<file path="flow/constraint.sdc">
create_clock -name core_clock -period 2.5 [get_ports {clk}]
set_input_delay 0.5000 -clock core_clock [delete_from_list [all_inputs] [get_ports {clk}]]
set_output_delay 0.5000 -clock core_clock [all_outputs]
set_load 0.01 [all_outputs]
</file>
<file path="flow/config.mk">
export PLATFORM = sky130hd
export DESIGN_NAME = cordic_pipelined
export DESIGN_NICKNAME = cordic_pipelined
export VERILOG_FILES = /design/flow/design.v
export SDC_FILE = /design/flow/constraint.sdc
export NUM_CORES = 4
export LEC_CHECK = 0
export ABC_AREA = 1
export CAP_MARGIN = 10
export CORE_MARGIN = 2
export CORE_UTILIZATION = 72
export CTS_CLUSTER_DIAMETER = 400
export CTS_CLUSTER_SIZE = 99
export PLACE_DENSITY = 0.43
export SLEW_MARGIN = 20
export TNS_END_PERCENT = 5
</file>
<file path="flow/design.v">
`timescale 1ns/100ps
module cordic_stage(clk, x_i, y_i, z_i, x_o, y_o, z_o, arctan);
  parameter z_width = 12; 
  parameter iter_width = 17;  	 
  parameter i=0;  		 
  input signed [z_width:0] arctan;
  input clk;
  input signed [iter_width:0] x_i, y_i;
  input signed [z_width:0] z_i;
  output [iter_width:0] x_o, y_o;
  output [z_width:0] z_o;
  reg d;
  reg signed [iter_width:0] x_o, x_next;
  reg signed [iter_width:0] y_o, y_next;
  reg signed [z_width:0] z_o, z_next;
  always @ (posedge clk)
    begin
      x_o <= x_next;
      y_o <= y_next;
      z_o <= z_next; 
    end
  always @(*)
    begin    
      d = (z_i[11] == 0) ? 0 : 1;
      if(d == 0) begin
        x_next = x_i - (y_i >>> i);
        y_next = y_i + (x_i >>> i);
        z_next = z_i - arctan;
      end
      else begin
        x_next = x_i + (y_i >>> i);
        y_next = y_i - (x_i >>> i);
        z_next = z_i + arctan;
      end
  end
endmodule
`timescale 1ns/100ps
module cordic_pipelined(clk, z0, xn, yn);
  parameter z_width = 12; 
  parameter iter_width = 17;   
  input clk;
  input signed [z_width:0] z0;
  output reg signed [iter_width:0] xn, yn;
  parameter N = 10;  
  reg [(N-1):0] d;
  wire signed [iter_width:0] x [N:0];
  wire signed [iter_width:0] y [N:0];
  wire signed [z_width:0] z [N:0];
  reg signed [z_width:0] z_start;
  assign x[0] = 'b01_0011_0110_1110_1001;   
  assign y[0] = 0;
  assign z[0] = z_start;
  reg [(N-1):0] flip;
  wire flip_in;
  assign flip_in = ((z0[z_width]==1) && (z0 < 'h1A60)) || 
   	((z0[z_width]==0) && (z0 > 'h05A0));    
  always @ (posedge clk)
    flip <= {flip[(N-2):0], flip_in};
  always @ (flip, x[N], y[N]) begin
    if (flip[N-1]) begin    
  	xn = ~( x[N]-1 );  
	yn = ~( y[N]-1 );  
    end
    else begin		 
	xn = x[N];	 
	yn = y[N];	 
    end
  end
  always @ (z0) begin
    if (((z0[z_width]==1) && (z0 < 'h1A60)) || 
   	((z0[z_width]==0) && (z0 > 'h05A0))) begin    
	if (z0[z_width] == 1) begin 			 
	    z_start = z0 + 'hB40; 	   
	end
	else begin
	    z_start = z0 - 'hB40;	   
	end
    end
    else begin
	z_start = z0; 
    end
  end
  wire signed [z_width:0] arctan [(N-1):0];
  assign arctan[0] = 'b0_0010_1101_0000;  
  assign arctan[1] = 'b0_0001_1010_1001;  
  assign arctan[2] = 'b0_0000_1110_0000;  
  assign arctan[3] = 'b0_0000_0111_0010;  
  assign arctan[4] = 'b0_0000_0011_1001;  
  assign arctan[5] = 'b0_0000_0001_1100;  
  assign arctan[6] = 'b0_0000_0000_1110;  
  assign arctan[7] = 'b0_0000_0000_0111;  
  assign arctan[8] = 'b0_0000_0000_0011;  
  assign arctan[9] = 'b0_0000_0000_0001;  
  genvar i;
  generate
    for(i=0; i<N; i=i+1)
      begin: stage_generate
        cordic_stage #(.i(i)) stage_i
        (
          .clk(clk), 
          .x_i(x[i]), .x_o(x[i+1]), 
          .y_i(y[i]), .y_o(y[i+1]), 
          .z_i(z[i]), .z_o(z[i+1]),
          .arctan(arctan[i])
        );
      end
  endgenerate
endmodule
</file>
<file path="flow/run.sh">
#!/bin/bash
# the make line also repeats each setting of config.mk as NAME=value (left out here)
make -C /OpenROAD-flow-scripts/flow DESIGN_CONFIG=/design/flow/config.mk WORK_HOME=/design/flow/orfs CLKGATE_MAP_FILE= finish
</file>
==> results of run 1 <==
-- what timing repair did --
| item | in CTS |
|---|---|
| gates resized | 405 |
| cloned | 0 |
| setup buffers | 20 |
| pin swaps | 63 |
| endpoints found under the setup margin | 195 |
-- metrics by stage --
step / hold slack (ns)
2_1_floorplan: 0.310
3_5_place_dp: 0.312
4_1_cts: 0.352
3_3_place_gp: 0.310
-- routing by layer --
metal  global-route usage, %  GRT overflow
met2                     142          3572
met3                    68.5            42
met5                    37.0             2
met4                     116           737
met1                    86.5            47
==> run notes, run 1 <==
Of the total synthesized cell area, the portion taken by XOR and XNOR cells is 15.9%. The tools report the half-perimeter wire length of the detailed placement result as 70400 um. The core region is 0.0398 mm^2. The tools report the global router's overall resource usage as 101%. Of all flip-flops after synthesis, the portion carrying an async set or reset was 0%.

The simple logic cell fraction of the synthesized area was 16.4%. The stage where the run came to a stop is global routing (5_1_grt). In the post-synthesis netlist, the cell with the most instances is sky130_fd_sc_hd__nand2_1.

The total die area came out at 0.0420 mm^2. The first error in the log reads "[ERROR GRT-0232] Routing congestion too high. Check the congestion heatmap in the GUI". Per the synthesis report, the number of distinct cell types is 48. The number of cells reported by Yosys stat comes to 3710.

The die outline height was 205 um; the post-synthesis average cell area was 7.84 um^2. No sink is reached through more buffers than the 3 on the longest clock path. The area recorded from the Yosys report for this design is 0.0291 mm^2. CTS placed an instance of sky130_fd_sc_hd__clkbuf_16 at the clock tree root.

Ranked by total cell area, the synthesized netlist is headed by sky130_fd_sc_hd__dfxtp_1 29%, sky130_fd_sc_hd__ha_1 16%, sky130_fd_sc_hd__xor2_1 12%. The run gives 18.3% for the area share of fa/ha/maj cells after synthesis. The placed standard-cell area came out at 0.0357 mm^2. The number of clock buffers added by TritonCTS is 8. The run gives 426 for the register bit total from synthesis. The number of top-level pins was 50. The flow did not finish.

The combinational family with the most area after synthesis was adder cells. With the number of rows in the core area at 73, the post-synthesis compound-gate area fraction is 14.6%. Sequential elements use 29.3% of the synthesized area. The synthesized design contains 0 enable-type register cells. The run gives 0.0291 mm^2 as the cell area after synthesis. The worst slack after detailed placement is -0.601 ns. Port buffering added 49 buffers.

The most used flip-flop cell after synthesis is sky130_fd_sc_hd__dfxtp_1. During synthesis, Yosys emitted a total of 11 warnings. The initial utilization of the core area, before any placement, comes to 73.0%. The commonest cells after synthesis are 612 x sky130_fd_sc_hd__nand2_1, 426 x sky130_fd_sc_hd__dfxtp_1, 411 x sky130_fd_sc_hd__a21oi_1, 393 x sky130_fd_sc_hd__xor2_1, 382 x sky130_fd_sc_hd__ha_1. At the end of routability-driven placement, the weighted congestion stood at 1.01.

With the area share of the leading cell type in the synthesized netlist at 29.3%, the number of nets at floorplan is 4133. The horizontal extent of the die was 205 um. For this design, the CTS-stage hold fixing added 0 buffers.

Counting every sink on the clock net gives 426. Synthesis produced 3710 cells. Post-synthesis cell type with the largest combined area: sky130_fd_sc_hd__dfxtp_1. Including well taps, the total number of placed cells is 4987. The run gives 0% for the proportion of synthesized area in mux cells.

For this run the aggregate overflow at the end of global routing stands at 4400. For the depth of the CTS H-tree, the log shows 1.
==> run 2: changes to the inputs <==
ABC_AREA = unset   (was 1)
CAP_MARGIN = 20   (was 10)
CORE_ASPECT_RATIO = 0.63   (was unset)
CORE_UTILIZATION = 70   (was 72)
CTS_CLUSTER_DIAMETER = unset   (was 400)
CTS_CLUSTER_SIZE = 87   (was 99)
PLACE_DENSITY = 0.5   (was 0.43)
SETUP_SLACK_MARGIN = -0.46   (was unset)
TNS_END_PERCENT = unset   (was 5)
clock period = 6.71 ns   (was 2.5 ns; I/O delays follow)
==> run notes, run 2 <==
In the post-route analysis, the smallest setup slack over all paths is 1.92 ns. The highest metal layer carrying signal wires in the routed design is met4. Per the CTS log, the maximum H-tree level is 2.

The count of buffer and inverter cells on the critical path is 3. The total area inside the core boundary comes to 0.0402 mm^2.

The timing report lists the critical path depth as 15 cells. With the number of cell instances after yosys synthesis at 3243, the worst slack on hold paths is 0.326 ns. The die outline height works out to 165 um.

Ranked by total cell area, the synthesized netlist is headed by sky130_fd_sc_hd__dfxtp_1 30%, sky130_fd_sc_hd__ha_1 17%, sky130_fd_sc_hd__xnor2_1 11%. The run gives 0 for the number of enable flip-flop cells. The minimum period implied by the final worst setup slack was 4.79 ns. Before placement the cells fill 71.6% of the core. Capturing element of the worst setup path: stage_generate[0].stage_i.z_o[10]$_DFF_P_. For reference, the top cells by count after synthesis are 426 x sky130_fd_sc_hd__dfxtp_1, 382 x sky130_fd_sc_hd__ha_1, 359 x sky130_fd_sc_hd__xnor2_1, 284 x sky130_fd_sc_hd__a21oi_1, 281 x sky130_fd_sc_hd__nor2_1. For reference, the top logic cell family by area is adder cells. TritonCTS built the clock tree. The xor-xnor portion of the synthesized cell area is 15.9%, and the total routed wirelength is 71400 um. For this run, the register share of the synthesized area comes to 29.6%. OpenROAD reports that the post-layout worst path occupies 71.4% of the period.

The final weighted congestion of routability-driven global placement is 0.906. The tools report the endpoint of the worst register-to-register path as stage_generate[4].stage_i.x_o[17]$_DFF_P_.

The number of cells on the worst hold path is listed as 0. The endpoint of the worst hold path is reported as stage_generate[5].stage_i.z_o[1]$_DFF_P_. The number of top-level pins is 50. The startpoint identified for the worst hold timing path is stage_generate[4].stage_i.z_o[1]$_DFF_P_. In this build the clock could be raised as far as 209 MHz.

The kind of critical path was in -> reg. Once the clock tree was built, the resizer swapped 0 gates to a different size. In this design, the largest share of critical-path delay is due to AND-OR/OR-AND gates.

Critical path's slowest cell: sky130_fd_sc_hd__o311ai_1. The horizontal extent of the die came out at 259 um. The via count of the first global-routing pass was 22500; the post-route met1 wirelength was 35200 um. The setup skew after layout came out at 0.0289 ns. The synthesized design contains 426 register bits. Of all flip-flops after synthesis, the portion carrying an async set or reset was 0%.

The report lists the cells along the critical path as clkdlybuf4s50_1 > inv_1 > ha_1 > a21o_1 > a21oi_1 > nor2_1 > o311ai_1 > mux2i_4 > inv_2 > xnor2_1 > ha_1 > or3_1 > a21oi_1 > o21ai_1 > xor2_1. The DRC violation total left in the routed layout is recorded as 0. The worst flop-to-flop path startpoint was stage_generate[3].stage_i.y_o[7]$_DFF_P_. Summing the areas of all and, or, nand and nor instances in the mapped netlist gives 13.7% of the synthesized area.

The endpoint kind of the worst setup timing path was a flop. For the number of nets at floorplan, the log shows 3666. Detailed placement ended at an HPWL of 56600 um. The run gives 0.07 ns for the clock-pin slew of the registers on the worst-case setup and hold paths.

The cell area after synthesis was 0.0288 mm^2. The flow ran to the end and the layout has no timing, DRC or antenna violations. For the pin with the worst max-slew slack, the measured transition is 1.15 ns.

The number of clock sinks came to 426. The startpoint of the worst setup timing path was z0[12]. The tools report the initial antenna violation count as 0. Per the TritonCTS log, the buffer count is 41.

Via count normalized by instance count: 6.11. The run gives 0 for the total count of hold-check failures in the final report. The arrival time at the worst endpoint came out at 5.23 ns. Sorting the synthesis cell report by count puts at the top sky130_fd_sc_hd__dfxtp_1. Per the detail_route log, met2 wirelength is 28700 um.

The run gives 0 for the number of setup violations in the final report. The tool warning count for the run is 40. With the number of buffers added on ports at 49, the total die area is 0.0428 mm^2. The worst slack after detailed placement came out at 1.40 ns.

The post-synthesis cell type with the largest combined area was sky130_fd_sc_hd__dfxtp_1. The top flip-flop cell by instance count after synthesis was sky130_fd_sc_hd__dfxtp_1. Yosys reports the multiplexer fraction of the synthesized area as 1.74%. As reported, the later end of the worst-skew pair has a clock insertion delay of 0.56 ns. The worst register-to-register path has a depth of 13. Looking at the post-CTS report, the setup buffer insertion count equals 0.

The critical path's largest stage delay is 0.69 ns. The tally of max-capacitance violations was 0; the final layout net count was 3714. The post-synthesis average cell area works out to 8.87 um^2. Setup repair after global routing left no endpoint under its margin.

The run gives 2373 as the DRC violation total after the first TritonRoute iteration. The first detailed-routing pass ran for 6 iterations. The floorplan has 58 rows.

Checking max transition, the worst relative margin is 22.4%. The run gives 0 for the global route total overflow.

The path class of the tightest hold or removal check is reg -> reg. Summing the areas of all fa, ha and maj instances in the mapped netlist gives 18.5% of the synthesized area. Total via count in the routed design: 23600. The highest fanout seen on the critical path works out to 6.

The final total negative setup slack is 0 ns, and the area share of the leading cell type in the synthesized netlist is 29.6%. The synthesis log from Yosys contains 11 warnings. Kind of start point of the critical path: an input port.

TritonRoute output was used to compute an average wire per cell of 18.5 um. No sink is reached through more buffers than the 3 on the longest clock path. With the max-slew violation total from the final report at 0, the area growth from synthesis to layout is 8.30%. The global router's overall resource usage is 33.2%, and the detailed route wirelength on metal3 is 6570 um. The required time at the worst endpoint is listed as 7.15 ns.

The hold buffer count at cts was 0. The first global-routing pass estimated 115000 um of wire. The tools report the clock root buffer as sky130_fd_sc_hd__clkbuf_16. With the reg2reg setup slack at 2.37 ns, the number of antenna diodes is 0.

The remaining antenna violation count is 0. The chip area line in the Yosys stat output reads 0.0288 mm^2. The gate count after technology mapping was 3243; the post-synthesis compound-gate area fraction was 17.2%.

For the count of distinct cell types in the synthesized netlist, the log shows 76. Entering global routing, the biggest net connects 38 pins.
run 2: cell type report:
class                           instances  area, um^2
Inverter                              204         766
Fill cell                            2828        9040
Sequential cell                       426        8530
Tap cell                              540         676
Timing Repair Buffer                   58         558
Clock buffer                           56        1180
Clock inverter                         18         174
Multi-Input combinational cell       2560       19300
run 2: per-layer routing:
metal,up-vias,GRT usage [%]
met4,0,5.72
li1,11500,-
met1,11100,51.1
met2,934,49.0
met3,101,5.39
met5,-,0
run 2: through the flow:
| step | cells | cell area, um^2 | util, % |
|---|---|---|---|
| global route | 3862 | 31200 | 77.5 |
| floorplan | 3243 | 28800 | - |
| finish | 3862 | 31200 | 77.5 |
| CTS | 3862 | 31200 | 77.5 |
| global placement | 3788 | 29800 | 74.1 |
| detailed placement | 3788 | 29800 | 74.1 |
==> run 3: changes to the inputs <==
CORE_ASPECT_RATIO = unset   (was 0.63)
CORE_UTILIZATION = 69   (was 70)
CTS_CLUSTER_SIZE = 62   (was 87)
HOLD_SLACK_MARGIN = -0.1   (was unset)
PLACE_DENSITY = unset   (was 0.5)
SETUP_SLACK_MARGIN = 1.04   (was -0.46)
clock period = 3.69 ns   (was 6.71 ns; I/O delays follow)
==> run notes, run 3 <==
The netlist uses 76 different library cells. The cell type that accounts for the most area after synthesis is sky130_fd_sc_hd__dfxtp_1. The run gives 3243 as the gate count after technology mapping.

Among the non-sequential cells, adder cells take the most area. The number of clock sinks came to 426. In this run the deepest clock path goes through 3 buffers.

The die outline height came out at 208 um. The first error in the log reads "[ERROR GRT-0232] Routing congestion too high. Check the congestion heatmap in the GUI". The number of nets in the synthesized netlist is 3666. The floorplan has 74 rows.

Sequential elements use 29.6% of the synthesized area. The most frequently used cell type in the post-synthesis netlist is sky130_fd_sc_hd__dfxtp_1. The floorplan report gives the top-level pin count as 50.

Of the post-synthesis cell area, the part taken by muxes is 1.74%. The stage where the flow stopped is global routing (5_1_grt). The area share of fa/ha/maj cells after synthesis is 18.5%, and the simple logic cell fraction of the synthesized area is 13.7%. The horizontal extent of the die came out at 208 um.

The chip area from the yosys synthesis statistics was 0.0288 mm^2; the async set-reset flop share out of synthesis was 0%. Hold repair after CTS inserted 0 buffers. Warnings reported by Yosys during synthesis add up to 11. After global routing the overflow that remains totals 1385. After synthesis the netlist holds a flip-flop and latch count of 426.

The number of cell instances after yosys synthesis was 3243; the global router's overall resource usage was 92.8%. The flow did not finish. In the placement report, post-DP HPWL is listed as 55600 um. At the end of routability-driven placement, the weighted congestion stood at 0.938. Yosys reports that the leading cell type by area covers 29.6% of the netlist area. For reference, the top cells by count after synthesis are 426 x sky130_fd_sc_hd__dfxtp_1, 382 x sky130_fd_sc_hd__ha_1, 359 x sky130_fd_sc_hd__xnor2_1, 284 x sky130_fd_sc_hd__a21oi_1, 281 x sky130_fd_sc_hd__nor2_1.

Input and output buffers added on the ports amount to 49. The share of the core area taken by cells at floorplan is 70.1%. The tools report the clock root buffer as sky130_fd_sc_hd__clkbuf_16.

The post-synthesis compound-gate area fraction works out to 17.2%. The top flip-flop cell by instance count after synthesis was sky130_fd_sc_hd__dfxtp_1. The tools report the placed standard-cell area as 0.0310 mm^2.

The core box area came out at 0.0410 mm^2. Summing the areas of all xor and xnor instances in the mapped netlist gives 15.9% of the synthesized area. The synthesis report lists the most area-consuming cells as sky130_fd_sc_hd__dfxtp_1 30%, sky130_fd_sc_hd__ha_1 17%, sky130_fd_sc_hd__xnor2_1 11%. The run gives 46 as the CTS buffer count. The tools report the cell area after synthesis as 0.0288 mm^2. A synthesized cell averages 8.87 um^2. The logs give 0.0433 mm^2 for the total die area and 2 for the depth of the CTS H-tree.

The post-synth count of flops with an enable pin is 0.
-- run 3: through the flow --
stage / TNS (ns) / std cells / hold WS, ns / util, % / setup slack, ns
4_1_cts: 0 / 4054 / 0.326 / 84.8 / 0.317
3_5_place_dp: -0.119 / 3811 / 0.312 / 75.5 / -0.0773
2_1_floorplan: 0 / 3243 / 0.310 / - / 0.495
3_3_place_gp: -0.0530 / 3811 / 0.310 / 75.5 / -0.0440
-- run 3: timing repair --
item | in CTS
gates resized | 383
setup buffers | 159
endpoints found under the setup margin | 200
pin swaps | 186
-- run 3: per-layer routing --
layer | GRT overflow | GRT usage [%]
met1 | 23 | 87.1
met4 | 464 | 103
met2 | 861 | 107
met3 | 34 | 81.9
met5 | 3 | 52.3
==> run 4: changes to the inputs <==
CAP_MARGIN = 40   (was 20)
CELL_PAD_IN_SITES_DETAIL_PLACEMENT = 0   (was unset)
CORE_ASPECT_RATIO = 0.9   (was unset)
CORE_UTILIZATION = 72   (was 69)
CTS_CLUSTER_DIAMETER = 214   (was unset)
CTS_CLUSTER_SIZE = 36   (was 62)
GPL_ROUTABILITY_DRIVEN = 1   (was unset)
HOLD_SLACK_MARGIN = -0.06   (was -0.1)
MIN_ROUTING_LAYER = met1   (was unset)
PLACE_DENSITY_LB_ADDON = 0.28   (was unset)
SETUP_SLACK_MARGIN = -0.26   (was 1.04)
clock period = 2.99 ns   (was 3.69 ns; I/O delays follow)
==> run notes, run 4 <==
Per the synth stats, the flop cell with the highest instance count is sky130_fd_sc_hd__dfxtp_1. The die covers 0.0416 mm^2. After Yosys synthesis, and, or, nand and nor cells account for 13.7% of the synthesized area. For the CTS buffer count, the log shows 15. Of the total synthesized cell area, the portion taken by full adders, half adders and majority gates is 18.5%. For this run, the register share of the synthesized area comes to 29.6%. The xor-xnor portion of the synthesized cell area was 15.9%. For the depth of the CTS H-tree, the log shows 1. The gate count after technology mapping is 3243.

Yosys reported that registers with async set or reset make up 0%. The post-synthesis average cell area was 8.87 um^2. The run gives 194 um for the die outline height.

The area share of the leading cell type in the synthesized netlist works out to 29.6%. The proportion of synthesized area in mux cells is 1.74%. In this run, distinct cell masters in the synthesized netlist total 76. Yosys instantiated no cell more often than sky130_fd_sc_hd__dfxtp_1.

In this run the count of I/O pins placed on the die edge is 50. The number of cell instances after yosys synthesis was 3243. Counting flops with a built-in enable in the synthesized netlist gives 0. After synthesis, the chip area reported by Yosys is 0.0288 mm^2.

The tools report the count of synthesis-stage warnings from yosys as 11. The die is 215 um wide. Note, the detailed placer reported a final HPWL of 66200 um.

Per the CTS log, the buffer count on the longest clock path is 3. The final weighted congestion of routability-driven global placement is 0.986, and the placed standard-cell area is 0.0343 mm^2. Ranked by instance count, the synthesized netlist is headed by 426 x sky130_fd_sc_hd__dfxtp_1, 382 x sky130_fd_sc_hd__ha_1, 359 x sky130_fd_sc_hd__xnor2_1, 284 x sky130_fd_sc_hd__a21oi_1, 281 x sky130_fd_sc_hd__nor2_1. The clock net sink count is 426.

Counting every net in the synthesized netlist gives 3666. The core box area was 0.0395 mm^2. Once the floorplan was initialized, standard cells occupied 72.9% of the core.

The cell type that accounts for the most area after synthesis is sky130_fd_sc_hd__dfxtp_1. In this run the clock root is driven by a sky130_fd_sc_hd__clkbuf_16. The main area contributors are sky130_fd_sc_hd__dfxtp_1 30%, sky130_fd_sc_hd__ha_1 17%, sky130_fd_sc_hd__xnor2_1 11%. After synthesis the netlist holds a flip-flop and latch count of 426. The post-synthesis compound-gate area fraction was 17.2%. With the number of rows in the core area at 69, the number of buffers added on ports is 49. The run ended at global routing (5_1_grt). Before any placement, the netlist area is recorded as 0.0288 mm^2. Combinational family with the most area after synthesis: adder cells. The flow did not finish. OpenSTA, run right after detailed placement, puts the worst setup slack at -0.838 ns.
## run 4: timing repair
action / in CTS
endpoints found under the setup margin: 61
resized: 155
hold buffers: 0
pin swaps: 84
setup buffers: 20
gates cloned: 0
## run 4: stage by stage
step	util [%]	hold slack [ns]	instances
floorplan	-	0.310	3243
global placement	86.8	0.310	4370
detailed placement	86.8	0.314	4370
CTS	89.4	0.342	4398
==> run 5: changes to the inputs <==
ABC_AREA = 1   (was unset)
CORE_ASPECT_RATIO = 1.23   (was 0.9)
CORE_MARGIN = 7   (was 2)
CORE_UTILIZATION = 22   (was 72)
CTS_CLUSTER_DIAMETER = 31   (was 214)
CTS_CLUSTER_SIZE = 19   (was 36)
GPL_TIMING_DRIVEN = 1   (was unset)
HOLD_SLACK_MARGIN = unset   (was -0.06)
MAX_ROUTING_LAYER = met4   (was unset)
PLACE_DENSITY_LB_ADDON = unset   (was 0.28)
SETUP_SLACK_MARGIN = unset   (was -0.26)
SLEW_MARGIN = 30   (was 20)
clock period = 4.31 ns   (was 2.99 ns; I/O delays follow)
==> run notes, run 5 <==
The run gives 0 as the hold buffer count at cts. In this run the most used layer during global routing was met2. Data on the critical path is required at its endpoint by 3.45 ns. The DRC violation total after the first TritonRoute iteration is 836. The number of different library cells used by synthesis comes to 48. The post-synthesis average cell area is 7.84 um^2. The later pin in the worst-skew pair is clocked with a latency of 0.63 ns. With the number of buffers added on ports at 49, the initial antenna violation count is 0. On met2, the global router reports a usage of 17.5%.

The number of cells reported by Yosys stat comes to 3710. For met3 alone, demand over resource in global routing was 1.55%. In this run the number of cells on the critical path is 8.

Maximum number of pins on one net before global-route repair: 28. Most frequently used cell type in the post-synthesis netlist: sky130_fd_sc_hd__nand2_1. The worst setup path is launched from a flop.

The max-slew check reports its worst relative slack as 49.0%. For the achievable frequency, the log shows 273 MHz. The tools report the capturing element of the worst setup path as yn[16]. The run finished with no timing, DRC or antenna violations. The final critical path takes up 85.0% of the cycle. The number of setup violations in the final report was 0. Setup fix buffers added after clock tree synthesis: 0. The tools report the endpoint kind of the worst setup timing path as an output pin. The area fraction of the largest cell type after synthesis is 29.3%. After clock tree synthesis, the repair step resized 0 gates. The tools report the number of nets at floorplan as 4133. The logs give 0 for the tally of max-capacitance violations and 3 for the depth of the CTS H-tree.

The count of warning messages emitted by the tools was 38. The run gives 0.931 for the final weighted congestion of routability-driven global placement. Before placement the cells fill 22.2% of the core.

According to the report, the first pass of detailed routing completed in 5 iterations. In this run the register-to-register setup slack is 0.86 ns. The run gives 55700 um for the half-perimeter wire length of the detailed placement result.

For this run, the post-layout net count is 4254. The first global-routing pass estimated 112000 um of wire. The wire length recorded after detailed routing is 67500 um. Async set-reset flop share out of synthesis: 0%. The critical path's slowest cell was sky130_fd_sc_hd__clkdlybuf4s50_1.

The endpoint of the worst register-to-register path was stage_generate[4].stage_i.y_o[15]$_DFF_P_. Of the synthesized area, sequential elements account for 29.3%. Area share of fa/ha/maj cells after synthesis: 18.3%. The total overflow left after global routing is 0. The clock root buffer was sky130_fd_sc_hd__clkbuf_16. The report puts the cell count of the worst reg-to-reg path at 13. The number of top-level pins is 50, and the highest fanout seen on the critical path is 16. Grouping non-sequential cells by family puts the most area in adder cells. The transition time recorded at the tightest slew-check pin is 0.757 ns. Horizontal extent of the die: 342 um. The minimum period implied by the final worst setup slack is 3.66 ns. Clock-pin slew of the registers on the worst-case setup and hold paths: 0.05 ns. The most critical min-delay path falls under reg -> reg. Cell seen most often among critical-path stages: sky130_fd_sc_hd__buf_4. For the number of rows in the core area, the log shows 147.

The filler cells instantiated in the layout total 14100. The core box area is 0.131 mm^2. After synthesis the cells add up to 0.0291 mm^2. Counting along the longest clock path gives a buffer depth of 3.

The placed standard-cell area came out at 0.0317 mm^2. The cell type that accounts for the most area after synthesis is sky130_fd_sc_hd__dfxtp_1. For the worst slack on hold paths, the log shows 0.319 ns. Traced cell by cell, the critical path runs through buf_4 > inv_1 > buf_4 > a31oi_1 > o21bai_1 > nor2_1 > xnor2_1 > clkdlybuf4s50_1.

The run gives 24100 as the via count of the first global-routing pass. For the gate count after technology mapping, the log shows 3710. After Yosys synthesis, AND-OR and OR-AND compound gates account for 14.6% of the synthesized area. The top flip-flop cell by instance count after synthesis is sky130_fd_sc_hd__dfxtp_1. For this run, design rule violations remaining after detail routing come to 0. The number of enable flip-flop cells was 0; the final core area utilization was 26.4%. The OpenROAD report gives the critical path a data arrival time of 2.80 ns. The final total negative setup slack came out at 0 ns. The critical path is of the reg -> out type.

The count of synthesis-stage warnings from yosys came out at 11. Once synthesis finished, the tally of register bits stood at 426. After Yosys synthesis, XOR and XNOR cells account for 15.9% of the synthesized area. The average detailed-routed wire length per instance came out at 12.0 um.

For reference, the final report shows the hold violation count at 0. Max-slew violation total from the final report: 0. In the synthesized netlist, the cells that appear most often are 612 x sky130_fd_sc_hd__nand2_1, 426 x sky130_fd_sc_hd__dfxtp_1, 411 x sky130_fd_sc_hd__a21oi_1, 393 x sky130_fd_sc_hd__xor2_1, 382 x sky130_fd_sc_hd__ha_1. The worst flop-to-flop path startpoint was stage_generate[3].stage_i.z_o[11]$_DFF_P_. The critical path's largest stage delay is 0.55 ns.

The tools report the area of all placed cells without fillers as 0.0345 mm^2. Relative to the synthesized area, the layout overhead comes to 18.8%. The kind of cell with the highest combined delay along the critical path is buffers and inverters. The repair_antennas step left the layout with diodes totalling 0. The critical path starts at flip[9]$_DFF_P_. The run gives 9.53% as the global router's overall resource usage.

The CTS log lists the clock sinks for this run as 426. The count of buffer and inverter cells on the critical path is 4. The synthesis report lists the most area-consuming cells as sky130_fd_sc_hd__dfxtp_1 29%, sky130_fd_sc_hd__ha_1 16%, sky130_fd_sc_hd__xor2_1 12%. Simple logic cell fraction of the synthesized area: 16.4%. The die outline height is 417 um. For the total die area, the log shows 0.143 mm^2.

The run gives 4.27 for the via count normalized by instance count. Setup repair after global routing left no endpoint under its margin. With the remaining antenna violation count at 0, the setup skew after layout is 0.0218 ns.

Per the hold report, the tightest min-delay path originates at stage_generate[1].stage_i.z_o[4]$_DFF_P_. The met1 global-route usage was 9.57%. The chip area from the yosys synthesis statistics is 0.0291 mm^2, and the proportion of synthesized area in mux cells is 0%. In the hold report, the worst path ends at stage_generate[2].stage_i.z_o[4]$_DFF_P_. The number of cells on the worst hold path is 0. Counting the buffers created by CTS gives 84. TritonCTS built the clock tree.

The total via count in the routed design was 23900.
-- run 5: layout make-up --
class / instances / area, um^2 / area share (%)
Multi-Input combinational cell: 2872 / 19000 / 54.9
Sequential cell: 426 / 8530 / 24.7
Clock buffer: 102 / 2250 / 6.51
Tap cell: 1713 / 2140 / 6.20
Inverter: 382 / 1430 / 4.15
Timing Repair Buffer: 65 / 618 / 1.79
Clock inverter: 49 / 591 / 1.71
-- run 5: through the flow --
stage	setup WS, ns	instances
6_report	0.645	5609
5_1_grt	0.407	5609
4_1_cts	0.547	5608
3_5_place_dp	0.602	5457
3_3_place_gp	0.550	5457
2_1_floorplan	1.33	3710
-- run 5: layer usage --
metal / vias up / wire length (um)
li1: 12700 / -
met1: 10600 / 27600
met2: 377 / 33800
met3: 208 / 2060
met4: 0 / 4060
met5: - / 0
==> run 6: changes to the inputs <==
CAP_MARGIN = 20   (was 40)
CELL_PAD_IN_SITES_DETAIL_PLACEMENT = unset   (was 0)
CORE_ASPECT_RATIO = unset   (was 1.23)
CORE_MARGIN = 2   (was 7)
CORE_UTILIZATION = 65   (was 22)
CTS_CLUSTER_DIAMETER = 230   (was 31)
CTS_CLUSTER_SIZE = unset   (was 19)
GPL_ROUTABILITY_DRIVEN = unset   (was 1)
GPL_TIMING_DRIVEN = unset   (was 1)
MAX_ROUTING_LAYER = unset   (was met4)
MIN_ROUTING_LAYER = unset   (was met1)
SLEW_MARGIN = 20   (was 30)
clock period = 4.62 ns   (was 4.31 ns; I/O delays follow)
==> run notes, run 6 <==
The run finished with no timing, DRC or antenna violations. The chip area from the yosys synthesis statistics is 0.0291 mm^2. The maximum number of pins on one net before global-route repair was 29; the setup fix buffers added after clock tree synthesis was 0. For the CTS buffer count, the log shows 49. The routed layout reports a DRC error count of 0.

Final layout net count: 4214.

The run gives 25100 as the total via count in the routed design. The cell area after synthesis was 0.0291 mm^2. The share of the core area taken by cells at floorplan is 65.7%. Per the detail_route report, vias per standard cell equal 5.68. Total die area: 0.0464 mm^2. For hold timing, the worst endpoint is flip[8]$_DFF_P_.

Measured in cells, the most critical reg-to-reg path has a length of 13. The number of standard cells in the final layout excluding fillers was 4424; the area share of fa/ha/maj cells after synthesis was 18.3%. The simple logic cell fraction of the synthesized area is 16.4%. The proportion of synthesized area in mux cells is 0%. Total area of sequential cells: 0.00853 mm^2. The register bit total from synthesis is 426.

Summing the areas of all compound-gate instances in the mapped netlist gives 14.6% of the synthesized area. Once layout is complete, the utilization of the core stands at 72.5%. With the number of cells on the worst hold path at 0, the critical path's largest stage delay is 0.56 ns.

Counting flops with a built-in enable in the synthesized netlist gives 0. The total routed wirelength was 72400 um. After detailed routing, the average wire length per cell comes to 16.4 um.

The run gives 1771 as the DRC violation total after the first TritonRoute iteration. The run gives 0.0321 mm^2 for the area of all placed cells without fillers. The tools report the number of setup violations in the final report as 0. The run gives 0 as the cell resize tally after clock tree synthesis.

The main area contributors are sky130_fd_sc_hd__dfxtp_1 29%, sky130_fd_sc_hd__ha_1 16%, sky130_fd_sc_hd__xor2_1 12%. Looking at the reg2reg group, the worst path starts from stage_generate[7].stage_i.z_o[11]$_DFF_P_. The data required time at the worst endpoint was 3.70 ns. The capturing element of the worst setup path was yn[16].

Row generation in the floorplan step produced 77 rows. The top flip-flop cell by instance count after synthesis is sky130_fd_sc_hd__dfxtp_1.

The number of buffers added on ports was 49; the number of antenna diodes was 0. The most frequently used cell type in the post-synthesis netlist is sky130_fd_sc_hd__nand2_1.

When the netlist entered floorplanning its net count stood at 4133. The count of buffer and inverter cells on the critical path was 2. The count of warning messages emitted by the tools is 40. The global routing report lists combined usage of all routing layers as 30.8%.

Counting flops with an async set or reset pin after synthesis yields a share of 0%. The worst register-to-register path ends at stage_generate[8].stage_i.y_o[15]$_DFF_P_. The timing report attributes the biggest portion of critical-path delay to buffers and inverters.

The minimum period implied by the final worst setup slack is 3.76 ns. After synthesis, the most frequently instantiated cells are 612 x sky130_fd_sc_hd__nand2_1, 426 x sky130_fd_sc_hd__dfxtp_1, 411 x sky130_fd_sc_hd__a21oi_1, 393 x sky130_fd_sc_hd__xor2_1, 382 x sky130_fd_sc_hd__ha_1. For the via count of the first global-routing pass, the log shows 24700.

The tally of max-capacitance violations is 0. In this run the remaining antenna-violating nets after routing total 0. Per the OpenROAD floorplan log, the width of the die is 215 um.

The launch point of the worst min-delay path is recorded as flip[7]$_DFF_P_. The pin closest to its max-slew limit shows a slew of 0.843 ns. The slew check shows that the tightest pin keeps a relative margin of 43.1%. Counting the fill cells in the layout gives 3493.

The startpoint of the worst setup timing path was stage_generate[9].stage_i.y_o[0]$_DFF_P_. The combinational family with the most area after synthesis is adder cells. Yosys printed 11 warnings. The run gives 0 as the hold buffer count at cts. The total overflow left after global routing is 0. Final hold analysis gives a worst-case slack of 0.326 ns. The highest fanout seen on the critical path is 3. The final period utilization is 81.5%. The achievable frequency came out at 266 MHz. The clock latency reported for the late side of the worst-skew pair was 0.60 ns; the number of stages on the worst setup path was 9. The post-synthesis cell type with the largest combined area was sky130_fd_sc_hd__dfxtp_1. The worst setup path is of the reg -> out kind. The xor-xnor portion of the synthesized cell area works out to 15.9%. In this run the worst hold path is classified as reg -> reg. The clock passes through at most 3 buffers.

Leaving out buffers and inverters, the combinational logic in the layout accounts for 0.0190 mm^2. The run gives 4332 as the number of placed instances, taps included. Kind of start point of the critical path: a flop. During I/O placement, the number of pins put on the boundary was 50. The first detailed-routing pass ran for 6 iterations. The critical path goes through inv_1 > ha_1 > nand2_1 > nor3_1 > a31oi_1 > o21bai_1 > nor2_1 > xnor2_1 > clkdlybuf4s50_1. The die outline height is 215 um. The critical path's slowest cell was sky130_fd_sc_hd__clkdlybuf4s50_1. On the worst setup and hold paths after CTS, the clock-pin slew comes to 0.06 ns.

The run gives 3710 for the gate count after technology mapping. The tree is rooted in a sky130_fd_sc_hd__clkbuf_16. The run gives 0.951 as the final weighted congestion of routability-driven global placement.

The global-route wire length before repair was 119000 um. The depth of the CTS H-tree is 2. Arrival time at the worst endpoint: 2.84 ns. The clock net sink count is 426, and the count of distinct cell types in the synthesized netlist is 48. The post-synthesis average cell area is 7.84 um^2.

Final total negative setup slack: 0 ns. STA classifies the critical path endpoint as an output pin. After detailed placement, the total cell area comes to 0.0303 mm^2.

The run gives 1.03 ns as the reg2reg setup slack. For reference, the final report shows the hold violation count at 0. The wire-length estimate of the detail-placed layout is 58300 um.

The tools report the number of cell instances after yosys synthesis as 3710. TritonCTS built the clock tree. The initial antenna violation count came out at 0.

The run gives 0.0442 mm^2 for the core box area. The setup skew after layout was 0.0146 ns. Max-slew check failures listed in the final report amount to 0. The share of synthesized area occupied by flip-flops and latches is 29.3%, and the area growth from synthesis to layout is 10.4%.

Setup repair after global routing left no endpoint under its margin. The top cell type by area accounts for 29.3% of the synthesized area.
run 6: through the flow:
| step | worst slack [ns] |
|---|---|
| 2_1_floorplan | 1.64 |
| 3_3_place_gp | 0.914 |
| 3_5_place_dp | 0.915 |
| 4_1_cts | 0.854 |
| 5_1_grt | 0.642 |
| 6_report | 0.856 |
run 6: final cells by class:
type / instances / area share, %
clock buffers: 60 / 4.20
clock inverters: 32 / 1.48
inverters: 382 / 4.47
well taps: 592 / 2.31
multi-input cells: 2872 / 59.2
repair buffers: 60 / 1.79
flip-flops and latches: 426 / 26.6
run 6: layer usage:
layer | up-vias | global-route usage [%] | wire (um)
met1 | 11700 | 39.5 | 32400
li1 | 12600 | - | -
met2 | 654 | 53.7 | 34300
met3 | 179 | 3.20 | 3290
met5 | - | 0 | 0
met4 | 0 | 11.4 | 2400
==> run 7: changes to the inputs <==
CORE_UTILIZATION = 58   (was 65)
CTS_CLUSTER_DIAMETER = unset   (was 230)
clock period = 3.71 ns   (was 4.62 ns; I/O delays follow)
==> run notes, run 7 <==
The flow ran to the end and the layout has no timing, DRC or antenna violations. The endpoint of the worst register-to-register path is stage_generate[5].stage_i.y_o[16]$_DFF_P_. The worst setup path is launched from a flop. Looking at the reg2reg group, the worst path starts from stage_generate[4].stage_i.x_o[6]$_DFF_P_.

The reg2reg setup slack came out at 0.42 ns. Post-synth the commonest register cell is sky130_fd_sc_hd__dfxtp_1. With the gate count after technology mapping at 3710, the global-route wire length before repair is 118000 um. Buffers inserted during clock tree synthesis total 47. The area share of fa/ha/maj cells after synthesis was 18.3%; the worst slack after detailed placement was 0.323 ns.

The initialized floorplan defines 82 standard-cell rows. The count of synthesis-stage warnings from yosys came out at 11.

The data required time at the worst endpoint was 2.97 ns. Before placement the cells fill 58.3% of the core.

The hold buffer count at cts came out at 0. For this run, the top clock speed supported by timing is 286 MHz. Total area of multi-input combinational cells: 0.0190 mm^2. The number of stages on the worst setup path was 8.

Kind of critical path: reg -> out. For this run the aggregate overflow at the end of global routing stands at 0.

From bottom edge to top edge, the die measures 228 um. The total count of hold-check failures in the final report was 0. In this design, the largest share of critical-path delay is due to buffers and inverters. The layout has 4486 filler cells. The post-synthesis compound-gate area fraction works out to 14.6%. The initial antenna violation count came out at 0. The tools report the total routed wirelength as 71900 um.

The end of the worst hold path was stage_generate[2].stage_i.z_o[4]$_DFF_P_. The global router's overall resource usage is 27.2%. After layout, the minimum clock period comes to 3.50 ns.

The cell area after synthesis came out at 0.0291 mm^2. The total via count in the routed design is 24700, and the clock latency reported for the late side of the worst-skew pair is 0.59 ns. The netlist uses 48 different library cells. In the finished design, the share of the clock period the worst path needs comes to 94.3%. Gates resized during post-CTS repair numbered 0. Horizontal extent of the die: 228 um. The run gives 4 for the highest fanout seen on the critical path. Detailed placement ended at an HPWL of 59000 um. The area growth from synthesis to layout was 10.3%; the core box area was 0.0499 mm^2. For the pin with the worst max-slew slack, the measured transition is 0.694 ns. For reference, the top cells by count after synthesis are 612 x sky130_fd_sc_hd__nand2_1, 426 x sky130_fd_sc_hd__dfxtp_1, 411 x sky130_fd_sc_hd__a21oi_1, 393 x sky130_fd_sc_hd__xor2_1, 382 x sky130_fd_sc_hd__ha_1.

The run gives 3710 as the number of cell instances after yosys synthesis. Per the OpenROAD floorplan log, the area of the die is 0.0519 mm^2. TritonCTS built the clock tree.

The combinational family with the most area after synthesis is adder cells. The run gives 0 as the max-slew violation total from the final report.

The post-synthesis cell type with the largest combined area is sky130_fd_sc_hd__dfxtp_1. The tools report the depth of the CTS H-tree as 2. The via count of the first global-routing pass was 24200.

Most frequently used cell type in the post-synthesis netlist: sky130_fd_sc_hd__nand2_1. The tool warning count for the run is 40. For the worst setup path, the data arrival time is 2.76 ns. After synthesis, flip-flops and latches occupy 29.3% of the total area. Along the critical path, the tally of buffer and inverter instances is 2. The tools report the capturing element of the worst setup path as xn[14]. The final core area utilization is 64.3%, and the post-synthesis average cell area is 7.84 um^2. The run gives 5.49 for the via count normalized by instance count. The run gives 4133 as the number of nets at floorplan.

The synthesis run shows multiplexers occupying 0% of the cell area. The finished layout holds 4511 standard cells, fillers aside. For the setup skew after layout, the log shows 0.0261 ns. Critical path's slowest cell: sky130_fd_sc_hd__clkdlybuf4s50_1. CTS placed an instance of sky130_fd_sc_hd__clkbuf_16 at the clock tree root.

The worst setup path is captured at an output pin. Setup repair after global routing left no endpoint under its margin. In the hold timing report, the worst path depth is 0. The DRC violation total after the first TritonRoute iteration was 1285; the number of antenna diodes was 0. The worst relative slew slack came out at 53.3%.

The signal on the critical path passes through inv_1 > ha_1 > nand2_1 > nor3_1 > a31oi_1 > a21oi_1 > xnor2_1 > clkdlybuf4s50_1. The report counts max-capacitance violations totalling 0. The number of placed instances, taps included is 4426. With the average detailed-routed wire length per instance at 15.9 um, the final weighted congestion of routability-driven global placement is 0.924. Buffers added to address setup during post-CTS repair amount to 0. In the post-synthesis netlist, the biggest area contributors are sky130_fd_sc_hd__dfxtp_1 29%, sky130_fd_sc_hd__ha_1 16%, sky130_fd_sc_hd__xor2_1 12%. The sequential cells in the finished layout cover a total of 0.00853 mm^2. The clock-pin slew of the registers on the worst-case setup and hold paths is 0.07 ns. The number of top-level pins came out at 50. The worst path meets setup with 0.211 ns of slack. The register bit total from synthesis came out at 426. The worst register-to-register path depth is 15.

Yosys mapped a number of flops with a built-in enable equal to 0. The maximum number of pins on one net before global-route repair was 26. The number of clock sinks came to 426. The share of synthesized area in the top cell type comes to 29.3%. Number of buffers on the longest clock path: 3.

The most critical setup path has its startpoint at stage_generate[9].stage_i.x_o[0]$_DFF_P_. The synthesized netlist has a Yosys-reported chip area of 0.0291 mm^2. Simple logic cell fraction of the synthesized area: 16.4%. The tools report the hold path startpoint as stage_generate[1].stage_i.z_o[4]$_DFF_P_.

The number of iterations in the first detailed-routing pass is 5. The DRC violation total left in the routed layout is recorded as 0. For this run, the final setup violation count is recorded as 0.

According to the finish report, the design has a final net count of 4226. The run gives 0% for the async set-reset flop share out of synthesis. The type of the worst min-delay path is reg -> reg. The run gives 0 as the remaining antenna violation count. The final layout reports a setup TNS of 0 ns.

On the worst path, the slowest cell contributes a delay of 0.56 ns. The number of buffers added on ports was 49. The cell-mix breakdown from Yosys lists the XOR/XNOR area share as 15.9%.

## run 7: layout make-up
type	instances	area share [%]
clock buffer	64	4.22
multi-input combinational	2872	59.2
timing repair buffer	74	2.12
tap	672	2.62
sequential	426	26.6
clock inverter	21	0.710
inverter	382	4.47
## run 7: layer usage
metal / vias to the layer above / wire length (um) / global-route usage [%]
li1: 12600 / - / -
met1: 11400 / 32000 / 34.5
met2: 541 / 34600 / 47.9
met3: 140 / 3130 / 3.24
met4: 0 / 2080 / 9.23
met5: - / 0 / 0
## run 7: metrics by stage
stage / hold WS [ns] / area, um^2
3_3_place_gp: 0.311 / 30500
4_1_cts: 0.326 / 32000
2_1_floorplan: 0.310 / 29100
3_5_place_dp: 0.312 / 30500
5_1_grt: 0.330 / 32100
6_report: 0.323 / 32100
==> run 8: changes to the inputs <==
ABC_AREA = unset   (was 1)
CORE_UTILIZATION = 68   (was 58)
CTS_CLUSTER_SIZE = 62   (was unset)
HOLD_SLACK_MARGIN = -0.08   (was unset)
clock period = 3.6 ns   (was 3.71 ns; I/O delays follow)
==> run notes, run 8 <==
The flow ran to the end and the layout has no timing, DRC or antenna violations. The tools report the reg2reg setup slack as 0.15 ns. The synthesis run identifies the leading combinational cell family as adder cells. In this run, the number of DRC markers left after iteration 0 of detailed routing was 1503. The run gives 23500 for the total via count in the routed design.

The clock root buffer is sky130_fd_sc_hd__clkbuf_16. The die covers 0.0440 mm^2. Between clock sinks in the finished design, the worst skew comes to 0.0131 ns. TritonCTS built the clock tree. The core box area is 0.0419 mm^2, and the CTS buffer count is 46.

The register bit total from synthesis was 426. With the number of stages on the worst setup path at 6, the global route total overflow is 0. In this run, the synthesized area fraction spent on AND-OR/OR-AND gates is recorded as 17.2%.

For reference, XOR and XNOR gates occupy 15.9% of the area reported after synthesis. The tools report the capturing element of the worst setup path as xn[11]. The run gives 18.5% for the area share of fa/ha/maj cells after synthesis.

With the final layout net count at 3821, the total area of multi-input combinational cells is 0.0196 mm^2. Per the synthesis report, the dominant area consumer among library cells is sky130_fd_sc_hd__dfxtp_1. Per the layout report, the design carries 2956 filler cells.

TritonRoute reported its final design rule violation total as 0. Entering global routing, the biggest net connects 37 pins. In this run the worst path has a maximum fanout of 3. The critical path is of the reg -> out type.

The transition time recorded at the tightest slew-check pin is 0.694 ns. Counting instances in the post-synthesis netlist gives the leading cell types as 426 x sky130_fd_sc_hd__dfxtp_1, 382 x sky130_fd_sc_hd__ha_1, 359 x sky130_fd_sc_hd__xnor2_1, 284 x sky130_fd_sc_hd__a21oi_1, 281 x sky130_fd_sc_hd__nor2_1.

The synthesized netlist occupies a cell area of 0.0288 mm^2. The worst flop-to-flop path startpoint was stage_generate[3].stage_i.y_o[4]$_DFF_P_. The critical path starts at stage_generate[9].stage_i.x_o[4]$_DFF_P_. The tally of max-capacitance violations was 0; the count of buffer and inverter cells on the critical path was 1. The routed design shows a via density per instance of 5.92. The placed standard-cell area was 0.0306 mm^2; the clock-pin slew of the registers on the worst-case setup and hold paths was 0.06 ns. sky130_fd_sc_hd__dfxtp_1 is the most common cell in the netlist. For the starting density of the core, the log shows 68.7%.

The tools report the clock latency reported for the late side of the worst-skew pair as 0.59 ns. Total count of hold-check failures in the final report: 0. The end of the worst hold path was stage_generate[2].stage_i.z_o[1]$_DFF_P_. The proportion of synthesized area in mux cells came out at 1.74%. The critical path's largest stage delay is 0.60 ns.

The clock net sink count was 426. The type of the worst min-delay path is reg -> reg. Of all flip-flops after synthesis, the portion carrying an async set or reset was 0%. Registers take 0.00853 mm^2.

For the number of iterations in the first detailed-routing pass, the log shows 5. Share of synthesized area occupied by flip-flops and latches: 29.6%. Endpoint kind of the worst setup timing path: an output pin. The number of setup violations in the final report is 0.

The tightest hold path in the finished design has a slack of 0.326 ns. The logs give 3243 for the number of cell instances after yosys synthesis and 76 for the count of distinct cell types in the synthesized netlist. The number of cells on the worst hold path came out at 0.

The finished cells cover 0.0325 mm^2. The main area contributors are sky130_fd_sc_hd__dfxtp_1 30%, sky130_fd_sc_hd__ha_1 17%, sky130_fd_sc_hd__xnor2_1 11%. STA classifies the critical path startpoint as a flop. Setup repair after global routing could not meet its margin everywhere. Per the gpl log, the routability congestion estimate is 0.983. The first global-routing pass estimated 111000 um of wire.

For reference, the critical path cell chain is or4_1 > nor2_1 > nand2_1 > o31ai_2 > xnor2_1 > clkdlybuf4s50_1. Total global-route track usage over all layers is 30.7%. The minimum period implied by the final worst setup slack works out to 3.49 ns. Per the detail_route report, inserted antenna diodes total 0. After synthesis, the largest area contributor takes up 29.6% of total cell area.

With the number of enable flip-flop cells at 0, the number of placed instances, taps included is 3886. For the initial antenna violation count, the log shows 0. The capture point of the worst register-to-register path is recorded as stage_generate[4].stage_i.x_o[17]$_DFF_P_. Warnings reported by Yosys during synthesis add up to 11. At the worst endpoint, the arrival time is 2.77 ns. The family of cells with the greatest summed delay on the critical path was simple AND/OR/NAND/NOR gates. Once detail routing completed, the nets flagged for antenna violations numbered 0. At floorplan, the net count of the design was reported as 3666.

With the final period utilization at 97.0%, the average detailed-routed wire length per instance is 17.3 um. For the worst flop-to-flop path, the logic depth is 13. The hold path startpoint was stage_generate[1].stage_i.z_o[1]$_DFF_P_. After clock tree synthesis, the flow added hold-fix buffers numbering 0. The placement report lists the number of port buffers as 49. After routing, the total negative slack on setup checks comes to 0 ns. The H-tree generated during clock tree synthesis spans 2 levels. Data on the critical path is required at its endpoint by 2.88 ns. In this run the core area contains 75 standard-cell rows. The top flip-flop cell by instance count after synthesis was sky130_fd_sc_hd__dfxtp_1. The run gives 53.7% for the worst relative slew slack.

Pins over their slew limit in the final report were tallied at 0. The run gives 0.0288 mm^2 for the chip area from the yosys synthesis statistics. The critical path's slowest cell is sky130_fd_sc_hd__clkdlybuf4s50_1. With the count of warning messages emitted by the tools at 41, the number of standard cells in the final layout excluding fillers is 3975.

Each instance of the synthesized netlist takes up on average 8.87 um^2. The total routed wirelength is 68800 um, and the number of top-level pins is 50.

The horizontal extent of the die is 210 um. In this run the vertical extent of the chip is 210 um. The area growth from synthesis to layout came out at 13.1%.

The achievable frequency was 286 MHz; the final core area utilization was 77.8%. The tools report the gate count after technology mapping as 3243. With the via count of the first global-routing pass at 23300, the number of buffers on the longest clock path is 3. Detailed placement finished with a half-perimeter wire length of 53700 um.

After Yosys synthesis, and, or, nand and nor cells account for 13.7% of the synthesized area.
-- run 8: stage by stage --
stage,setup slack [ns]
after global routing,-0.0636
after global placement,-0.294
final,0.108
after floorplan,0.0755
after detailed placement,-0.332
after CTS,0.00170
-- run 8: routing by layer --
layer	up-vias	part of all wire [%]	global-route usage, %
li1	11700	-	-
met1	11100	43	37.3
met2	574	49	55.2
met3	171	4.2	3.44
met4	0	3.8	12.8
met5	-	0	0
-- run 8: cell type report --
cell class / count / share of cell area, %
clock inverters: 28 / 1.22
repair buffers: 160 / 4.13
clock buffers: 58 / 3.86
multi-input cells: 2560 / 60.1
well taps: 539 / 2.07
flip-flops and latches: 426 / 26.2
inverters: 204 / 2.35
-- run 8: what timing repair did --
item / in CTS / in global routing
buffers inserted: 0 / 3
pin swaps: 0 / 10
endpoints found under the setup margin: 13 / 35
resized: 17 / 56
==> run 9: changes to the inputs <==
ABC_AREA = 1   (was unset)
CTS_CLUSTER_SIZE = 99   (was 62)
HOLD_SLACK_MARGIN = unset   (was -0.08)
PLACE_DENSITY = 0.4   (was unset)
TNS_END_PERCENT = 5   (was unset)
clock period = 2.5 ns   (was 3.6 ns; I/O delays follow)
==> run notes, run 9 <==
The run stopped with a tool error. It got as far as global routing (5_1_grt) and failed there. The first error in the log reads "[ERROR GRT-0232] Routing congestion too high. Check the congestion heatmap in the GUI". In this run the core area contains 75 standard-cell rows. The clock net sink count came out at 426. With the count of distinct cell types in the synthesized netlist at 48, the share of synthesized area occupied by flip-flops and latches is 29.3%. Measured along the x axis, the die boundary spans 211 um.

Combinational family with the most area after synthesis: adder cells. The run gives 3710 as the number of cell instances after yosys synthesis. The run gives 3710 for the gate count after technology mapping.

The die outline height works out to 211 um. The global route stage reports its total congestion overflow as 613. The net count after synthesis is 4133. Number of enable flip-flop cells: 0.

The clock H-tree reported by CTS has 2 levels. The area share of the leading cell type in the synthesized netlist was 29.3%; the total die area was 0.0444 mm^2. Post-synthesis cell type with the largest combined area: sky130_fd_sc_hd__dfxtp_1.

CTS placed an instance of sky130_fd_sc_hd__clkbuf_16 at the clock tree root. The synthesis run shows the most used standard cells to be 612 x sky130_fd_sc_hd__nand2_1, 426 x sky130_fd_sc_hd__dfxtp_1, 411 x sky130_fd_sc_hd__a21oi_1, 393 x sky130_fd_sc_hd__xor2_1, 382 x sky130_fd_sc_hd__ha_1. In this run the count of I/O pins placed on the die edge is 50. The synthesis log from Yosys contains 11 warnings. By area the synthesized netlist is led by sky130_fd_sc_hd__dfxtp_1 29%, sky130_fd_sc_hd__ha_1 16%, sky130_fd_sc_hd__xor2_1 12%. For reference, simple AND, OR, NAND and NOR cells occupy 16.4% of the area reported after synthesis.

Top flip-flop cell by instance count after synthesis: sky130_fd_sc_hd__dfxtp_1. The tools report the placed standard-cell area as 0.0359 mm^2. The register bit total from synthesis was 426; the final weighted congestion of routability-driven global placement was 0.991.

Once detailed placement completed, the half-perimeter wirelength came to 69200 um. The run gives 46 for the CTS buffer count. The run gives 0.0291 mm^2 as the cell area after synthesis. The xor-xnor portion of the synthesized cell area is 15.9%, and the async set-reset flop share out of synthesis is 0%. Most frequently used cell type in the post-synthesis netlist: sky130_fd_sc_hd__nand2_1. The synthesized netlist devotes 14.6% of its cell area to compound gates. The synthesized netlist has a Yosys-reported chip area of 0.0291 mm^2. As logged by OpenROAD, the buffers inserted on ports number 49. The number of buffers on the longest clock path came out at 3.

The post-synthesis average cell area is 7.84 um^2. Of the post-synthesis cell area, the part taken by muxes is 0%. With the core box area at 0.0420 mm^2, the hold buffer count at cts is 0. Summing the areas of all fa, ha and maj instances in the mapped netlist gives 18.3% of the synthesized area.

The floorplan step records an initial core utilization of 69.1%. Global routing consumed, over all layers together, 84.8% of the routing resources.
run 9: per-layer routing:
layer  global-route usage, %  overflow
met5                    36.7         3
met2                     100       345
met1                    80.8         5
met3                    70.3        16
met4                    95.8       244
run 9: what timing repair did:
| action | 4_1_cts |
|---|---|
| pin swaps | 68 |
| setup endpoints to repair | 202 |
| resized | 422 |
| buffers inserted | 25 |
run 9: metrics by stage:
stage	setup slack [ns]	hold WS, ns	TNS, ns	cells
detailed placement	-0.591	0.312	-35.09	5028
CTS	-0.505	0.327	-21.41	5137
floorplan	-0.268	0.310	-5.22	3710
global placement	-0.430	0.310	-20.17	5028
==> run 10: changes to the inputs <==
ABC_AREA = unset   (was 1)
CORE_UTILIZATION = 35   (was 68)
CTS_CLUSTER_SIZE = unset   (was 99)
PLACE_DENSITY = unset   (was 0.4)
PLACE_DENSITY_LB_ADDON = 0.06   (was unset)
TNS_END_PERCENT = unset   (was 5)
clock period = 4.93 ns   (was 2.5 ns; I/O delays follow)
==> run notes, run 10 <==
The via count of the first global-routing pass was 22100. For reference, the critical path cell chain is inv_1 > nand2_1 > or4_1 > nor2_1 > nand2_1 > or3_1 > o31ai_1 > xnor2_1 > clkdlybuf4s50_1. The total via count in the routed design is 22300. The endpoint of the worst hold path is reported as flip[2]$_DFF_P_. The tools report the total die area as 0.0845 mm^2.

The run gives 8240 as the number of fill cells in the layout. With the post-synthesis compound-gate area fraction at 17.2%, the count of warning messages emitted by the tools is 38. The area taken by sequential standard cells is reported as 0.00853 mm^2. Pins over their slew limit in the final report were tallied at 0.

The run gives 1.74% for the proportion of synthesized area in mux cells. The starting density of the core is 35.2%. Cells fill 39.6% of the core in the end. The data required time at the worst endpoint is 3.94 ns.

After floorplanning, the core was sized to cover 0.0817 mm^2. The CTS buffer count is 53, and the number of antenna diodes is 0. The clock-pin slew of the registers on the worst-case setup and hold paths was 0.06 ns. For this run, the slowest stage of the critical path takes 0.60 ns. For the worst slack after detailed placement, the log shows 0.334 ns. For the worst-skew pair, the clock arrives at the later sink with an insertion delay of 0.62 ns.

Per the run report, area growth between synthesis and finish was 12.4%. Using the TritonRoute via totals, the vias-per-cell ratio works out to 5.04. The net count after synthesis is 3666. Leaving out buffers and inverters, the combinational logic in the layout accounts for 0.0193 mm^2. The H-tree was split into 2 levels.

For the gate count after technology mapping, the log shows 3243. Post-synthesis, Yosys gives the total cell area as 0.0288 mm^2. Yosys mapped the design onto 76 distinct sky130hd cell types.

The worst register-to-register path depth is 13. For the worst path setup slack after routing, the log shows 0.748 ns. The count of synthesis-stage warnings from yosys is 11, and the setup fix buffers added after clock tree synthesis is 0.

In this run the count of I/O pins placed on the die edge is 50. Setup total negative slack on the finished layout was measured at 0 ns.

Note, the detailed placer reported a final HPWL of 59300 um. After detailed placement, the design holds a cell count of 4323. The run gives 0.831 as the final weighted congestion of routability-driven global placement.

In the final routed layout, each cell accounts on average for 16.5 um. Yosys stat counts 3243 cells in the synthesized netlist. Input and output buffers added on the ports amount to 49. After clock tree synthesis, the repair step resized 0 gates. The number of iterations in the first detailed-routing pass was 5. Per the timing report, the most critical flop-to-flop path originates at stage_generate[3].stage_i.y_o[8]$_DFF_P_. Buffers inserted to repair hold after CTS numbered 0.

The slew at the pin closest to its max-slew limit is 0.881 ns. For reference, the critical path is launched at stage_generate[9].stage_i.x_o[0]$_DFF_P_.

The clock net sink count was 426; the minimum period implied by the final worst setup slack was 4.18 ns. For reference, XOR and XNOR gates occupy 15.9% of the area reported after synthesis. The worst relative slew slack came out at 40.7%. The flow ran to the end and the layout has no timing, DRC or antenna violations. The tools report the arrival time at the worst endpoint as 3.20 ns. The type of the worst min-delay path is reg -> reg.

After synthesis, the most frequently instantiated cells are 426 x sky130_fd_sc_hd__dfxtp_1, 382 x sky130_fd_sc_hd__ha_1, 359 x sky130_fd_sc_hd__xnor2_1, 284 x sky130_fd_sc_hd__a21oi_1, 281 x sky130_fd_sc_hd__nor2_1. The wire length recorded after detailed routing is 72900 um.

Total global-route track usage over all layers is 17.0%. For this design, the slowest cell found on the critical path is sky130_fd_sc_hd__clkdlybuf4s50_1. The clock root buffer was sky130_fd_sc_hd__clkbuf_16. Excluding fillers, the count of instances in the completed layout stands at 4420. The endpoint of the worst register-to-register path was stage_generate[4].stage_i.x_o[17]$_DFF_P_. Per the finish-stage timing summary, setup violations number 0. Across the routed clock network, the largest skew measured is 0.0226 ns. The area share of the leading cell type in the synthesized netlist was 29.6%; the DRC violation total after the first TritonRoute iteration was 972. The timing report gives the worst reg2reg path a setup slack of 0.83 ns. Hold-check failures listed in the final report amount to 0. For the number of buffers on the longest clock path, the log shows 3. Initial antenna violation count: 1. Entering global routing, the biggest net connects 36 pins.

The tools report the global-route wire length before repair as 117000 um. Following the worst setup path forward leads to its endpoint at xn[15]. The highest fanout seen on the critical path came out at 3. The run gives 0 as the tally of max-capacitance violations. In this design, the largest share of critical-path delay is due to simple AND/OR/NAND/NOR gates. After synthesis, flip-flops and latches occupy 29.6% of the total area. The simple logic cell fraction of the synthesized area came out at 13.7%. The number of enable flip-flop cells is 0.

Counting buffers and inverters, the worst setup path is 9 cells deep. Setup repair after global routing left no endpoint under its margin. According to the floorplan log, the row count is 105. The kind of critical path was reg -> out. The endpoint kind of the worst setup timing path is an output pin. The final period utilization was 84.8%. Per the GRT congestion report, total overflow comes to 0.

The cell area after synthesis came out at 0.0288 mm^2. The tools report the kind of start point of the critical path as a flop. The async set-reset flop share out of synthesis is 0%. Post-synthesis cell type with the largest combined area: sky130_fd_sc_hd__dfxtp_1.

The run gives 2 for the count of buffer and inverter cells on the critical path. The average instance in the mapped netlist occupies 8.87 um^2. Area share of fa/ha/maj cells after synthesis: 18.5%. Cell seen most often among critical-path stages: sky130_fd_sc_hd__nand2_1.

The hold path startpoint was flip[1]$_DFF_P_. TritonCTS built the clock tree.

The synthesis report names the predominant flop master as sky130_fd_sc_hd__dfxtp_1. Horizontal extent of the die: 291 um. The most frequently used cell type in the post-synthesis netlist is sky130_fd_sc_hd__dfxtp_1. Hold timing on the final database bottoms out at a slack of 0.324 ns.

In the routed design, unresolved DRC markers number 0. The number of cells on the worst hold path is listed as 0. The run gives 291 um for the die outline height. The net count of the finished layout is 3731. The main area contributors are sky130_fd_sc_hd__dfxtp_1 30%, sky130_fd_sc_hd__ha_1 17%, sky130_fd_sc_hd__xnor2_1 11%. Per the post-route antenna check, the number of violating nets is 0.

Among the non-sequential cells, adder cells take the most area. The register bit total from synthesis came out at 426. The run gives 239 MHz for the achievable frequency.
## run 10: metal layers
| layer | share of wire [%] | GRT usage [%] | wire length [um] | vias to the layer above |
|---|---|---|---|---|
| met5 | 0 | 0 | 0 | - |
| met4 | 2.1 | 4.49 | 1530 | 0 |
| met3 | 2.8 | 2.14 | 2070 | 91 |
| met2 | 48 | 30.0 | 35200 | 267 |
| met1 | 47 | 21.7 | 34000 | 10400 |
| li1 | - | - | - | 11500 |
## run 10: cell type report
cell class | instances | area share [%]
clock buffer | 69 | 4.41
clock inverter | 28 | 1.31
inverter | 204 | 2.37
multi-input combinational | 2560 | 59.6
sequential | 426 | 26.4
tap | 1070 | 4.14
timing repair buffer | 63 | 1.84
## run 10: metrics by stage
step                cell area [um^2]
finish                         32300
global route                   32300
CTS                            32300
detailed placement             30500
global placement               30500
floorplan                      28800
